== job 5243 ==
// WaveGenerator
module WaveGenerator #(N = 32, M = 16)(
  input clk,
  input rst,
  input chirp_reverse,             
  input [7:0] chirp_delay,         
  input [N-1:0] chirp_min_ctrl,    
  input [N-1:0] chirp_max_ctrl,    
  input [N-1:0] chirp_inc_rate,    
  input [N-1:0] chirp_div_rate,    
  output reg [M-1:0] waveform     
);
Settings: LEC_CHECK=0, ABC_AREA=1, CAP_MARGIN=20, CELL_PAD_IN_SITES_DETAIL_PLACEMENT=1, CORE_MARGIN=2, CORE_UTILIZATION=28, CTS_CLUSTER_DIAMETER=283, GPL_TIMING_DRIVEN=0, HOLD_SLACK_MARGIN=-0.07, MIN_ROUTING_LAYER=met2, SETUP_SLACK_MARGIN=0.37, SLEW_MARGIN=35, TNS_END_PERCENT=35; clock period 8.44 ns.
run.sh (not shown) runs the stock make flow with config.mk's settings and CLKGATE_MAP_FILE=.
> inputs changed (job 5243 -> job 6220)
==> flow/config.mk <==
export PLATFORM = sky130hd
export DESIGN_NAME = WaveGenerator
export DESIGN_NICKNAME = WaveGenerator
export VERILOG_FILES = /design/flow/design.v
export SDC_FILE = /design/flow/constraint.sdc
export NUM_CORES = 4
export LEC_CHECK = 0
export CAP_MARGIN = 20
export CORE_MARGIN = 2
export CORE_UTILIZATION = 70
export CTS_CLUSTER_SIZE = 62
export SETUP_SLACK_MARGIN = 1.29
export SLEW_MARGIN = 20
==> flow/constraint.sdc <==
create_clock -name core_clock -period 4.43 [get_ports {clk}]
set_input_delay 0.8860 -clock core_clock [delete_from_list [all_inputs] [get_ports {clk}]]
set_output_delay 0.8860 -clock core_clock [all_outputs]
set_load 0.01 [all_outputs]
- | synthesized area | job 6220 vs job 5243 | 3.6% lower |
- Sort job 6220 and job 5243 by simple-gate share of the synthesized area, descending, and job 5243 comes first.
- Job 6220 against job 5243; synthesized instance count is down by more than 10%.
- Run status, job 6220: aborted in clock tree synthesis (4_1_cts), error DPL-0038
- Higher number of standard cells reported by yosys among job 6220 and job 5243: job 5243
- Sort job 6220 and job 5243 by yosys stat chip area asc -> top: job 6220
For job 907, these inputs were changed with respect to job 6220:
-- flow/config.mk --
<<< job 6220, line 8
export CAP_MARGIN = 20
export CORE_MARGIN = 2
export CORE_UTILIZATION = 70
export CTS_CLUSTER_SIZE = 62
export SETUP_SLACK_MARGIN = 1.29
export SLEW_MARGIN = 20
>>> job 907, line 8
export CAP_MARGIN = 20
export CORE_MARGIN = 2
export CORE_UTILIZATION = 67
export CTS_CLUSTER_SIZE = 62
export HOLD_SLACK_MARGIN = -0.09
export SLEW_MARGIN = 20
==> flow/constraint.sdc <==
create_clock -name core_clock -period 4.32 [get_ports {clk}]
set_input_delay 0.8640 -clock core_clock [delete_from_list [all_inputs] [get_ports {clk}]]
set_output_delay 0.8640 -clock core_clock [all_outputs]
set_load 0.01 [all_outputs]
### Flow results
- Although job 907 finished all stages, its layout failed final checks on setup timing.
- As far as number of buffers inserted by port buffering goes, job 907 and job 6220 are indistinguishable; the numbers are identical.
- Job 6220 → job 907: sum of net half-perimeters after detailed placement rose by 2.0%; number of cells in the design after placement moved up.
- Compared job 907 vs job 6220, and weighted congestion reported at the end of routability-driven placement is down in job 907.
- As far as area after synthesis goes, job 907 and job 6220 are indistinguishable; the numbers are identical.
- Re share of synthesized area occupied by flip-flops and latches: no difference whatsoever between job 907 and job 6220.
- Re floorplan utilization: job 6220 was higher than job 907.
- Placement row count ended up 1 higher on job 907 than on job 6220.
- NOTE total die size job 6220->job 907 increased by a few percent
- Between job 6220 and job 907, pre-CTS setup slack decreased.

* * *

WaveGenerator again, from the RTL that the note above started with.
clock: 6.0 ns
lec_check: 0
abc_area: 1
cap_margin: 20
core_aspect_ratio: 0.5
core_margin: 2
core_utilization: 18
cts_cluster_diameter: 378
cts_cluster_size: 98
setup_slack_margin: -0.57
slew_margin: 5
Change:
Settings changed: ABC_AREA 1 to not set, CORE_UTILIZATION 18 to 52, CTS_CLUSTER_DIAMETER 378 to 371, PLACE_DENSITY set to 0.42, SETUP_SLACK_MARGIN -0.57 to not set, SLEW_MARGIN 5 to 20.
Synthesized cell count shrinks by 24%.
Combinational power shrinks by 32%.
Setup slack loses 0.27 ns.
Cell count shrinks by about 36%.
Global-route usage grows by 16 points.
Cell area shrinks by about 7%.
Clock skew is about the same.
Register-to-register slack loses 0.72 ns.
Clock power grows by about 9%.
Change:
Settings changed: CORE_ASPECT_RATIO 0.5 to not set, CORE_UTILIZATION 52 to 40, CTS_CLUSTER_DIAMETER 371 to not set, CTS_CLUSTER_SIZE 98 to not set, PLACE_DENSITY 0.42 to not set.
First-iteration DRC count came out higher by 12%; wire length went down by 2.2%; sequential power stays flat; setup slack loses 0.061 ns; total power rose by 1.5%; final cell count increases by 4.7%; area after synthesis stays the same; clock power increases by about 8%; clock skew stays flat; flip-flop count stays the same; count of clock-buffer cells in the layout increases by 2.
Change:
Settings changed: CORE_UTILIZATION 40 to 52, CTS_CLUSTER_DIAMETER set to 371, CTS_CLUSTER_SIZE set to 98, PLACE_DENSITY set to 0.42.
The changed run produced a clean layout.
Via count barely changes.
Clock power goes down by about 10%.
Routed wire length fell by 5.1%.
Total power goes down by 3.2%.
Cell area decreases by 1.0%.
Sequential share of layout area climbs by 0.20 points.
Synthesized area is unchanged.
Setup slack degrades by 0.045 ns.
Cell count goes down by 4.8%.
Change:
Settings changed: ABC_AREA set to 1, CORE_ASPECT_RATIO set to 0.5, CORE_UTILIZATION 52 to 54, CTS_CLUSTER_DIAMETER 371 to 378, CTS_CLUSTER_SIZE 98 to 90, PLACE_DENSITY 0.42 to not set, SETUP_SLACK_MARGIN set to -0.57, SLEW_MARGIN 20 to 5.
Result: Sequential share of layout area decreases by 0.53 points; critical path depth increases by 6; total power rises by 28%; first-iteration DRC count goes up by 20%; final cell count is higher by 26%; worst hold slack gets better by 0.024 ns; via count goes up by 16%; final area rose by 2.8%; non-clock buffer count came out lower by 24.
Change:
Settings changed: ABC_AREA 1 to not set, CELL_PAD_IN_SITES_GLOBAL_PLACEMENT set to 2, CORE_ASPECT_RATIO 0.5 to not set, CORE_UTILIZATION 54 to 41, CTS_CLUSTER_DIAMETER 378 to 371, CTS_CLUSTER_SIZE 90 to 98, PLACE_DENSITY set to 0.42, SETUP_SLACK_MARGIN -0.57 to not set, SLEW_MARGIN 5 to 20, TNS_END_PERCENT set to 15.
=> Sequential power falls by about 10%. Global-route usage falls by 6.8 points. Register-to-register slack got worse by 0.80 ns. Clock skew is about the same. Setup slack got worse by 0.47 ns. Cell area falls by 1.8%. Hold slack got worse by 0.073 ns. Synthesized area falls by 3.6%. Die area rises by 26%.

* * *

WaveGenerator again, from the RTL that the note above started with.
clock: 6.0 ns
lec_check: 0
abc_area: 0
cap_margin: 20
cell_pad_in_sites_detail_placement: 1
core_margin: 2
core_utilization: 40
cts_cluster_diameter: 101
min_routing_layer: met2
setup_slack_margin: 1.45
slew_margin: 15
tns_end_percent: 95
The first run completed without violations.
Change:
- ABC_AREA: 0 -> unset
- CELL_PAD_IN_SITES_DETAIL_PLACEMENT: 1 -> unset
- CTS_CLUSTER_DIAMETER: 101 -> unset
- MIN_ROUTING_LAYER: met2 -> unset
- SETUP_SLACK_MARGIN: 1.45 -> unset
- SLEW_MARGIN: 15 -> 20
- TNS_END_PERCENT: 95 -> unset
- clock period: 6.0 -> 5.34 ns (I/O delays scaled with it)
What happened:
- The changed run finished with timing, DRC and antenna clean
- core utilization shrinks by 1.7 points
- worst setup slack is worse by 1100 ps
- critical path depth climbs by 2
- sequential share of layout area rises by 0.61 points
- combinational power went down by about 4%
- wire length came out lower by 21%
- cell area is lower by 3.3%
- sequential cell count does not change
- final cell count barely changes
- global-route usage shrinks by 17 points
Change:
- CORE_UTILIZATION: 40 -> 69
- CTS_CLUSTER_SIZE: unset -> 62
- HOLD_SLACK_MARGIN: unset -> -0.1
- SETUP_SLACK_MARGIN: unset -> 1.25
- clock period: 5.34 -> 4.43 ns (I/O delays scaled with it)
Effect: The changed run stopped in clock tree synthesis. Synthesized area is unchanged. Die area goes down by 41%. Synthesized cell count does not change.
Change:
- CORE_UTILIZATION: 69 -> 71
- PLACE_DENSITY: unset -> 0.79
- SETUP_SLACK_MARGIN: 1.25 -> unset
Now the flow did not get past global routing.
Area after synthesis does not change.
Die area drops by 2.7%.
Synthesized cell count does not change.

* * *

onyx:
WaveGenerator again, from the RTL that the note above started with.
clock: 6.0 ns
lec_check: 0
cap_margin: 20
core_aspect_ratio: 1.76
core_margin: 2
core_utilization: 52
cts_cluster_diameter: 371
cts_cluster_size: 98
place_density: 0.42
setup_slack_margin: 0.66
slew_margin: 20
tns_end_percent: 15
onyx: done, clean on timing, DRC and antenna
Changes in raven relative to onyx:
# onyx
export LEC_CHECK = 0
export CAP_MARGIN = 20
export CORE_ASPECT_RATIO = 1.76
export CORE_MARGIN = 2
export CORE_UTILIZATION = 52
export CTS_CLUSTER_DIAMETER = 371
export CTS_CLUSTER_SIZE = 98
export PLACE_DENSITY = 0.42
export SETUP_SLACK_MARGIN = 0.66
export SLEW_MARGIN = 20
export TNS_END_PERCENT = 15
create_clock -name core_clock -period 6.0 [get_ports {clk}]
# raven
export LEC_CHECK = 0
export ABC_AREA = 1
export CAP_MARGIN = 20
export CORE_ASPECT_RATIO = 0.5
export CORE_MARGIN = 2
export CORE_UTILIZATION = 29
export CTS_CLUSTER_DIAMETER = 378
export CTS_CLUSTER_SIZE = 47
export SETUP_SLACK_MARGIN = -0.57
export SLEW_MARGIN = 5
create_clock -name core_clock -period 6.0 [get_ports {clk}]
Notes after the runs:
- Overall fraction of global-route tracks in use in raven is 9.1 points below onyx.
- Looking only at design internal power, and setting everything else aside, the lower value of onyx and raven goes to onyx.
- raven against onyx: arrival time of data at the critical path endpoint lost 0.26 ns, count of clock-buffer cells in the layout picked up an extra 1.
- Lower delay of the slowest critical-path stage goes to raven over onyx.
- Diff onyx -> raven | cell count | increase of 851
#### Input delta (indigo over raven)
# raven
export LEC_CHECK = 0
export ABC_AREA = 1
export CAP_MARGIN = 20
export CORE_ASPECT_RATIO = 0.5
export CORE_MARGIN = 2
export CORE_UTILIZATION = 29
export CTS_CLUSTER_DIAMETER = 378
export CTS_CLUSTER_SIZE = 47
export SETUP_SLACK_MARGIN = -0.57
export SLEW_MARGIN = 5
create_clock -name core_clock -period 6.0 [get_ports {clk}]
# indigo
export LEC_CHECK = 0
export CAP_MARGIN = 20
export CORE_MARGIN = 2
export CORE_UTILIZATION = 49
export SLEW_MARGIN = 20
create_clock -name core_clock -period 5.34 [get_ports {clk}]
Notes after the runs:
indigo ended up with a lower number of nets at floorplan than raven did.
The final setup slack of the worst path reported for indigo is smaller than that of raven by 0.74 ns.
Looking at sequential cell area share, indigo sits 0.62 points higher than raven does.
## Diff of input files: maple against indigo
# indigo
export LEC_CHECK = 0
export CAP_MARGIN = 20
export CORE_MARGIN = 2
export CORE_UTILIZATION = 49
export SLEW_MARGIN = 20
create_clock -name core_clock -period 5.34 [get_ports {clk}]
# maple
export LEC_CHECK = 0
export CAP_MARGIN = 20
export CORE_MARGIN = 2
export CORE_UTILIZATION = 70
export CTS_CLUSTER_SIZE = 32
export PLACE_DENSITY = 0.67
export SETUP_SLACK_MARGIN = -0.37
export SLEW_MARGIN = 20
create_clock -name core_clock -period 5.37 [get_ports {clk}]
[summary]
maple vs indigo: tally of non-filler cells in the final layout down in maple
maple completed every stage of the flow, and the final layout passed the timing, DRC and antenna checks.
Portion of total power attributed to the clock network essentially unchanged between maple and indigo.
Compared with indigo, maple shows post-route clock period utilization higher by 1.3 points.
## Diff of input files: harbor against maple
# maple
export LEC_CHECK = 0
export CAP_MARGIN = 20
export CORE_MARGIN = 2
export CORE_UTILIZATION = 70
export CTS_CLUSTER_SIZE = 32
export PLACE_DENSITY = 0.67
export SETUP_SLACK_MARGIN = -0.37
export SLEW_MARGIN = 20
create_clock -name core_clock -period 5.37 [get_ports {clk}]
# harbor
export LEC_CHECK = 0
export CAP_MARGIN = 0
export CORE_MARGIN = 2
export CORE_UTILIZATION = 70
export CTS_CLUSTER_SIZE = 39
export HOLD_SLACK_MARGIN = -0.09
export SLEW_MARGIN = 20
create_clock -name core_clock -period 4.46 [get_ports {clk}]
Findings:
- Of maple and harbor, only harbor never reached the final stage.
- Any difference in total die size between maple and harbor is small enough to ignore.
- When harbor is set beside maple, its placed cell area turns out to be 5.7% larger.
- | fraction of the mapped netlist area in simple logic gates | harbor vs maple | ≈ equal |
- The run showing the greater post-CTS setup buffer count is harbor.
- Reported for harbor and maple, initial cell density of the core turned out identical to the last digit.
- Re synthesized chip area reported by yosys: no difference whatsoever between maple and harbor.
- Number of cells in the design after placement (lower): maple

* * *

## pepper
WaveGenerator again, from the RTL that the note above started with.
## WaveGenerator
module WaveGenerator #(N = 32, M = 16)(
  input clk,
  input rst,
  input chirp_reverse,             
  input [7:0] chirp_delay,         
  input [N-1:0] chirp_min_ctrl,    
  input [N-1:0] chirp_max_ctrl,    
  input [N-1:0] chirp_inc_rate,    
  input [N-1:0] chirp_div_rate,    
  output reg [M-1:0] waveform     
);
clock: 5.37 ns
lec_check: 0
cap_margin: 20
core_margin: 2
core_utilization: 70
cts_cluster_diameter: 360
cts_cluster_size: 32
hold_slack_margin: -0.08
place_density: 0.64
setup_slack_margin: -0.37
slew_margin: 20
pepper was carried through to the last stage, and its layout satisfied the timing, DRC and antenna checks.
Edits applied to the flow inputs when going from pepper to sierra:
- clearing PLACE_DENSITY, which used to be 0.64
- clearing SETUP_SLACK_MARGIN, which used to be -0.37
- putting ABC_AREA at 1 where nothing was set
- swapping 70 for 72 in CORE_UTILIZATION
- swapping 360 for 400 in CTS_CLUSTER_DIAMETER
- swapping 32 for 94 in CTS_CLUSTER_SIZE
- clearing HOLD_SLACK_MARGIN, which used to be -0.08
- swapping 5.37 for 4.61 in the clock period (ns, I/O delays scaled along)
### Flow results
- Going from pepper to sierra, sequential share of power lost 3.3 points, count of non-CTS buffers in the layout lost 18, non-clock buffer share of cell area now sits lower, post-synthesis instance total went up by 32%.
- Comparing sierra and pepper, core occupancy in the finished layout is higher on sierra.
- | largest net degree at the start of global routing | lower: pepper |
- sierra: all stages complete, timing, DRC and antenna checks passed
- pepper → sierra: post-synth design cell area picked up an extra 500 sq um, horizontal extent of the die up 0.40%.
--- input diff sierra..violet ---
- CORE_UTILIZATION: 72 -> 40
- SLEW_MARGIN: 20 -> 25
- CTS_CLUSTER_DIAMETER: 400 -> 101
- CTS_CLUSTER_SIZE: 94 -> unset
- the clock period (ns, I/O delays scaled along): 4.61 -> 6.0
==> comparison <==
The leakage power of violet falls short of that of sierra by about 1.1%. Compared to sierra, violet has pre-CTS worst setup slack 0.74 ns higher. Higher total power density per cell area among violet and sierra: sierra.
diff inputs: violet => ember
- CORE_ASPECT_RATIO: unset -> 1.77
- CTS_CLUSTER_DIAMETER: 101 -> 371
- SETUP_SLACK_MARGIN: unset -> -0.6
- CORE_UTILIZATION: 40 -> 52
- SLEW_MARGIN: 25 -> 20
- ABC_AREA: 1 -> unset
- PLACE_DENSITY: unset -> 0.42
- CTS_CLUSTER_SIZE: unset -> 98
## What came out
Insertion delay at the late pin of the worst-skew pair essentially unchanged between ember and violet. Comparing violet and ember, least setup slack across all paths after layout is lower on ember. Summary of ember over violet: largest net degree at the start of global routing -about 6%, non-clock buffer count rose 31, via count went down 12%, share of the clock period used by the worst path increased by 6.5 points relative to the old numbers. violet reports its launching element of the worst setup path as chirp_inc_rate[0] while ember reports chirp_inc_rate[9].
Inputs modified between ember and quartz:
- changing SLEW_MARGIN from 20 to 5
- removing PLACE_DENSITY (formerly 0.42)
- changing CTS_CLUSTER_DIAMETER from 371 to 378
- setting CELL_PAD_IN_SITES_GLOBAL_PLACEMENT to 2 for the first time
- changing SETUP_SLACK_MARGIN from -0.6 to -0.57
- setting ABC_AREA to 1 for the first time
- changing CORE_ASPECT_RATIO from 1.77 to 0.5
- changing CORE_UTILIZATION from 52 to 41
- setting PLACE_DENSITY_LB_ADDON to 0.3 for the first time
When quartz is measured against ember, its portion of total power attributed to combinational logic turns out 6.3 points higher.
Row share of the final layout cell area in sequential cells: quartz lower / ember higher
quartz against ember; maximum number of pins on one net before global-route repair is up by more than 100%.
Sort ember and quartz by combinational gate area desc -> top: ember
In terms of final-layout clock-cell area share, quartz and ember differ only marginally.
Relative to ember, the post-layout total power measured on quartz has increased by more than 10%.
Chirp0.nco_ctrl[27]$_SDFFE_PP0P_ as the capture point of the worst path was reported by ember, and Chirp0.nco_ctrl[31]$_SDFFE_PP0P_ by quartz.
In quartz relative to ember, number of unique standard cell types used by synthesis had gone down by more than a quarter.
Of the two candidates, ember has the worse maximum vdd ir drop and quartz the better one.
> inputs changed (quartz -> juniper)
- removing ABC_AREA (formerly 1)
- setting PLACE_DENSITY to 0.75 for the first time
- removing SETUP_SLACK_MARGIN (formerly -0.57)
- removing CELL_PAD_IN_SITES_GLOBAL_PLACEMENT (formerly 2)
- changing CTS_CLUSTER_DIAMETER from 378 to 371
- removing PLACE_DENSITY_LB_ADDON (formerly 0.3)
- changing SLEW_MARGIN from 5 to 20
## What came out
As far as number of top-level design ports is concerned, juniper and quartz perform about the same.
On final setup slack of the worst path: juniper sits below quartz.
Run comparison: quartz main logic family after synthesis simple AND/OR/NAND/NOR gates; juniper main logic family after synthesis AND-OR/OR-AND gates
juniper vs. quartz: global-route usage went down by 3.0 points, well-tap cell count shows a reduction of 2.0%.
Power is estimated from default activity; no workload was simulated.
